## Remoto
module Remoto(clk,rst,entrada,comando,su,sd,suB,sdB,saida_1,saida1_1,saida2_1,soma_result_1,sinal_A,sinal_B);
parameter inicia            = 2'b00;   
parameter inicia_1          = 2'b01;    
parameter leitura           = 2'b10; 
parameter zera_B    = 3'b010;
parameter zera_tudo = 3'b011;
parameter soma      = 3'b100;
parameter sub       = 3'b101;
parameter muda_sinal= 3'b110;
parameter  DESLIGADO = 0;
parameter  ESPERA = 1;
parameter limite_um      =  4095; 
parameter lid_zero      =  3594;  
parameter  RECEBE_A_DEZ = 2;
parameter  RECEBE_A_UNI = 3;
parameter  MUDA_SINAL_A = 4;
parameter  RECEBE_A_DEZ_B = 5;
parameter  RECEBE_A_UNI_B = 6;
parameter  MUDA_SINAL_B = 7;
parameter  ZERA_TUDO = 8;	
parameter lid_um  			=  3281;  
parameter tempo_zero      =  648;
parameter tempo_bit  =  312;
input         clk;      
input         rst;
input         entrada;    
output reg [7:0] comando;
output reg[6:0] su;
output reg[6:0] sd;
output reg[6:0] suB;
output reg[6:0] sdB; 
wire [8:0] soma_result;
output reg [8:0] soma_result_1;
reg [4:0] estado_m;
reg [7:0] vetorA;
reg [7:0] vetorA_aux;
reg [7:0] vetorA_2;
reg [7:0] vetorA_1;
reg [7:0] vetorB;
reg [7:0] vetorB_aux;
reg [7:0] vetorB_1;
reg [7:0] vetorB_2;
reg on;
output reg sinal_A;
output reg sinal_B;
reg    [11:0] contado_inicial;            
reg           contado_inicial_flag;      
reg [26:0]delay;
reg [2:0]op;
wire [6:0] saida;
wire [6:0] saida1;
wire [6:0] saida2;
output [6:0] saida_1;
output [6:0] saida1_1;
output [6:0] saida2_1;
reg    [11:0] contador_inicial;           
reg           contador_inicial_flag;    
  ...
Size: roughly 1800 cells after synthesis, roughly 71 I/O pins, ~0.014 sq mm of cells after synthesis.
clock: 6.02 ns
lec_check: 0
cap_margin: 20
core_margin: 2
core_utilization: 64
cts_cluster_size: 54
hold_slack_margin: 0.29
setup_slack_margin: -0.5
slew_margin: 20
run.sh (not shown) runs the stock make flow with config.mk's settings and CLKGATE_MAP_FILE=.
The baseline completed, yet does not pass: negative setup slack.
Rerun with:
- CORE_UTILIZATION: 64 -> 72
- CTS_CLUSTER_SIZE: 54 -> not set
- HOLD_SLACK_MARGIN: 0.29 -> not set
- MAX_ROUTING_LAYER: not set -> met4
- SETUP_SLACK_MARGIN: -0.5 -> not set
- clock period: 6.02 -> 6.47 ns (I/O delays scaled with it)
After rerunning: The changed run completed, yet does not pass: negative setup slack. Worst hold slack got worse by 12 ps. Non-clock buffer count went down by 40. Worst setup slack improved by 370 ps. Sequential cell count is unchanged. Combinational power falls by about 5%. Wire length increases by 21%. Count of clock-buffer cells in the layout grows by 3.
Rerun with:
- ABC_AREA: not set -> 1
- CORE_UTILIZATION: 72 -> 70
- MAX_ROUTING_LAYER: met4 -> not set
- clock period: 6.47 -> 7.17 ns (I/O delays scaled with it)
Effect:
- This time the run completed with no timing, DRC or antenna violations
- first-iteration DRC count shrinks by 50%
- final cell count grows by 15%
- non-clock buffer count shrinks by 141
- power shrinks by 12%
- sequential share of layout area grows by 1.1 points
- utilization shrinks by 8.8 points
Rerun with:
- CORE_UTILIZATION: 70 -> 68
- CTS_CLUSTER_DIAMETER: not set -> 221
- clock period: 7.17 -> 6.18 ns (I/O delays scaled with it)
The changed run finished but fails on negative setup slack; final area rose by roughly a tenth; synthesized cell count stays the same; clock skew rose by 3.5 ps; routed wire length rose by well over a third; via count rose by about a fifth; die area rose by a few percent; worst hold slack improved by 12 ps.


Starting RTL as in the previous note.
Settings: LEC_CHECK=0, ABC_AREA=1, CAP_MARGIN=20, CORE_MARGIN=2, CORE_UTILIZATION=72, CTS_CLUSTER_SIZE=99, PLACE_DENSITY=0.39, SETUP_SLACK_MARGIN=1.06, SLEW_MARGIN=20; clock period 11.7 ns.
Edit:
==> flow/config.mk (replaced) <==
export PLATFORM = sky130hd
export DESIGN_NAME = Remoto
export DESIGN_NICKNAME = Remoto
export VERILOG_FILES = /design/flow/design.v
export SDC_FILE = /design/flow/constraint.sdc
export NUM_CORES = 4
export LEC_CHECK = 0
export CAP_MARGIN = 20
export CORE_MARGIN = 2
export CORE_UTILIZATION = 59
export SLEW_MARGIN = 20
==> flow/constraint.sdc (replaced) <==
create_clock -name core_clock -period 6.18 [get_ports {clk}]
set_input_delay 1.2360 -clock core_clock [delete_from_list [all_inputs] [get_ports {clk}]]
set_output_delay 1.2360 -clock core_clock [all_outputs]
set_load 0.01 [all_outputs]
What happened:
- The new run finished but failed the layout checks on negative setup slack
- setup slack got worse by 3.4 ns
- power grows by 100%
- sequential power rises by 89%
- via count stays flat
- clock skew stays flat
Edit:
--- a/flow/config.mk
+++ b/flow/config.mk
@@ -6,6 +6,8 @@
 export NUM_CORES = 4
 export LEC_CHECK = 0
+export ABC_AREA = 1
 export CAP_MARGIN = 20
+export CELL_PAD_IN_SITES_DETAIL_PLACEMENT = 2
 export CORE_MARGIN = 2
-export CORE_UTILIZATION = 59
+export CORE_UTILIZATION = 40
 export SLEW_MARGIN = 20
==> flow/constraint.sdc (replaced) <==
create_clock -name core_clock -period 14.0 [get_ports {clk}]
set_input_delay 2.8000 -clock core_clock [delete_from_list [all_inputs] [get_ports {clk}]]
set_output_delay 2.8000 -clock core_clock [all_outputs]
set_load 0.01 [all_outputs]
Result: Now the flow completed without violations; worst setup slack is better by 3.4 ns; die size came out higher by 49%; wire length grows by 130%; synthesized cell count rose by 21%.
Edit:
--- a/flow/config.mk
+++ b/flow/config.mk
@@ -8,6 +8,8 @@
 export ABC_AREA = 1
 export CAP_MARGIN = 20
-export CELL_PAD_IN_SITES_DETAIL_PLACEMENT = 2
+export CELL_PAD_IN_SITES_DETAIL_PLACEMENT = 0
+export CORE_ASPECT_RATIO = 1.39
 export CORE_MARGIN = 2
 export CORE_UTILIZATION = 40
+export CTS_CLUSTER_SIZE = 28
 export SLEW_MARGIN = 20
What happened:
- worst hold slack gets worse by 0.042 ns
- routed wire length drops by 60%
- global-route usage drops by 28 points
Power figures rest on the tool's default switching activity, not on a simulated workload.
